==> inputs of run Z <==
==> flow/design.v <==
`timescale 1ns / 1ps
module div_iter (
  input div_clk,
  input resetn,
  input div,
  input div_signed,
  input [31:0] x,
  input [31:0] y,
  output [31:0]s,
  output [31:0] r,
  output reg complete
  );
  wire s_sign;
  wire r_sign;
  wire [31:0] x_abs;
  wire [31:0] y_abs;
  assign s_sign = div_signed ? (x[31] ^ y[31]) : 1'b0;
  assign r_sign = div_signed ? x[31] : 1'b0;
  assign x_abs  = div_signed ? (x[31] ? ~x + 32'd1 : x) : x;
  assign y_abs  = div_signed ? (y[31] ? ~y + 32'd1 : y) : y;
  wire [63:0] op_x_tmp;
  wire [32:0] op_x_high;
  wire        op_x_update;
  wire [32:0] sub_res;
  wire [31:0] r_tmp;
  wire [31:0] s_tmp1;
  reg  [63:0] op_x;
  reg  [32:0] op_y;
  reg  [5:0]  count;
  reg  [31:0] s_tmp;
  always @ ( posedge div_clk )
  begin
    if(!resetn)
    begin
      complete <= 1'b0;
      count    <= 6'd0;
      s_tmp    <= 32'd0;
    end
    else if(div&&!complete)
    begin
      if(count == 6'd0)
      begin
        op_x <= {32'd0,x_abs};
        op_y <= {1'b0,y_abs};
      end
      else if(op_x_update)
      begin
        op_x <= {sub_res,op_x_tmp[30:0]};
      end
      else if(!op_x_update)
        op_x <= op_x_tmp;
      count <= count == 6'd32 ? 6'd0 : count + 6'd1;
      complete <= count == 6'd32 ? 1'b1 : complete;
      s_tmp <= {s_tmp1[31:1],op_x_update};
    end
    else if(complete)
      complete <= 1'b0;
  end
assign s_tmp1 = (count == 6'd0) ? s_tmp : s_tmp << 1;
assign op_x_tmp = (count == 6'd0 || count == 6'd1) ? op_x : op_x << 1;
assign op_x_high = op_x_tmp[63:31];
assign sub_res = op_x_high + ~op_y + 1;
assign op_x_update = ~sub_res[32];
assign r_tmp = complete ? op_x[62:31] : 32'd0;
assign s = div_signed ? (s_sign ? ~s_tmp + 32'd1 : s_tmp) : s_tmp;
assign r = div_signed ? (r_sign ? ~r_tmp + 32'd1 : r_tmp) : r_tmp;
endmodule  
==> flow/run.sh <==
#!/bin/bash
# the make line also repeats each setting of config.mk as NAME=value (left out here)
make -C /OpenROAD-flow-scripts/flow DESIGN_CONFIG=/design/flow/config.mk WORK_HOME=/design/flow/orfs CLKGATE_MAP_FILE= finish
==> flow/config.mk <==
export PLATFORM = sky130hd
export DESIGN_NAME = div_iter
export DESIGN_NICKNAME = div_iter
export VERILOG_FILES = /design/flow/design.v
export SDC_FILE = /design/flow/constraint.sdc
export NUM_CORES = 4
export LEC_CHECK = 0
export CAP_MARGIN = 20
export CELL_PAD_IN_SITES_DETAIL_PLACEMENT = 2
export CORE_MARGIN = 2
export CORE_UTILIZATION = 40
export GPL_ROUTABILITY_DRIVEN = 0
export SLEW_MARGIN = 20
==> flow/constraint.sdc <==
create_clock -name core_clock -period 5.0 [get_ports {div_clk}]
set_input_delay 1.0000 -clock core_clock [delete_from_list [all_inputs] [get_ports {div_clk}]]
set_output_delay 1.0000 -clock core_clock [all_outputs]
set_load 0.01 [all_outputs]
==> run F: changes against run Z <==
ABC_AREA = 1   (was not set)
CAP_MARGIN = 15   (was 20)
CELL_PAD_IN_SITES_GLOBAL_PLACEMENT = 1   (was not set)
CORE_MARGIN = 4   (was 2)
CTS_CLUSTER_DIAMETER = 97   (was not set)
CTS_CLUSTER_SIZE = 57   (was not set)
PLACE_DENSITY_LB_ADDON = 0.28   (was not set)
SETUP_SLACK_MARGIN = 0.46   (was not set)
TNS_END_PERCENT = 40   (was not set)
==> flow/constraint.sdc (replaced) <==
create_clock -name core_clock -period 2.95 [get_ports {div_clk}]
set_input_delay 0.5900 -clock core_clock [delete_from_list [all_inputs] [get_ports {div_clk}]]
set_output_delay 0.5900 -clock core_clock [all_outputs]
set_load 0.01 [all_outputs]
==> run G: changes against run Z <==
CELL_PAD_IN_SITES_DETAIL_PLACEMENT = not set   (was 2)
CORE_ASPECT_RATIO = 0.5   (was not set)
CORE_MARGIN = 7   (was 2)
CORE_UTILIZATION = 66   (was 40)
CTS_CLUSTER_DIAMETER = 314   (was not set)
CTS_CLUSTER_SIZE = 46   (was not set)
GPL_ROUTABILITY_DRIVEN = not set   (was 0)
PLACE_DENSITY = 0.35   (was not set)
SETUP_SLACK_MARGIN = -0.07   (was not set)
TNS_END_PERCENT = 5   (was not set)
==> run R: changes against run Z <==
ABC_AREA = 1   (was not set)
CELL_PAD_IN_SITES_DETAIL_PLACEMENT = not set   (was 2)
CELL_PAD_IN_SITES_GLOBAL_PLACEMENT = 0   (was not set)
CORE_ASPECT_RATIO = 1.23   (was not set)
CORE_UTILIZATION = 72   (was 40)
CTS_CLUSTER_SIZE = 72   (was not set)
GPL_TIMING_DRIVEN = 1   (was not set)
HOLD_SLACK_MARGIN = 0.13   (was not set)
PLACE_DENSITY_LB_ADDON = 0.0   (was not set)
SETUP_SLACK_MARGIN = 0.56   (was not set)
TNS_END_PERCENT = 40   (was not set)
==> flow/constraint.sdc (replaced) <==
create_clock -name core_clock -period 2.09 [get_ports {div_clk}]
set_input_delay 0.4180 -clock core_clock [delete_from_list [all_inputs] [get_ports {div_clk}]]
set_output_delay 0.4180 -clock core_clock [all_outputs]
set_load 0.01 [all_outputs]
==> impl_metrics.tcl <==
# flow metrics
set metrics [dict create \
    cts.clk_slew.worst_paths_ns 0.06 \
    fp_util 0.6740 \
    outcome "complete, no violations" \
    routed-via-count 9890 \
    dieArea_sq_um 19570 \
    cap_violations 0 \
]
(the above is from run G)
==> impl_metrics.tcl <==
# implementation run metrics
set metrics [dict create \
    error "[ERROR DPL-0033] detailed placement checks failed during check placement." \
    synth_warnings 1 \
    coreArea_sq_um 28780 \
    mux_share 0 \
    synth_xor_xnor_area_share 0.07803 \
    fp_util 0.4056 \
    dieArea_sq_um 31980 \
    failing_step "detailed placement" \
    outcome "did not finish" \
]
(the above is from run F)
==> impl_metrics.tcl <==
# implementation run metrics
set metrics [dict create \
    failing_step "detailed placement" \
    outcome "did not finish" \
    dieArea_sq_um 17250 \
    error "[ERROR DPL-0038] Utilization greater than 100%, impossible to legalize" \
    avgSynthCellArea_sq_um 6.663 \
]
(the above is from run R)
==> impl_metrics.tcl <==
# flow metrics
set metrics [dict create \
    outcome "complete, but fails checks" \
    violatedChecks "negative setup slack" \
    cts.clk_slew.worst_paths_ns 0.07 \
    dieArea_sq_um 27140 \
    setup_viol 10 \
    setup_slack_ns -0.1424 \
    routed-via-count 11570 \
]
(the above is from run Z)
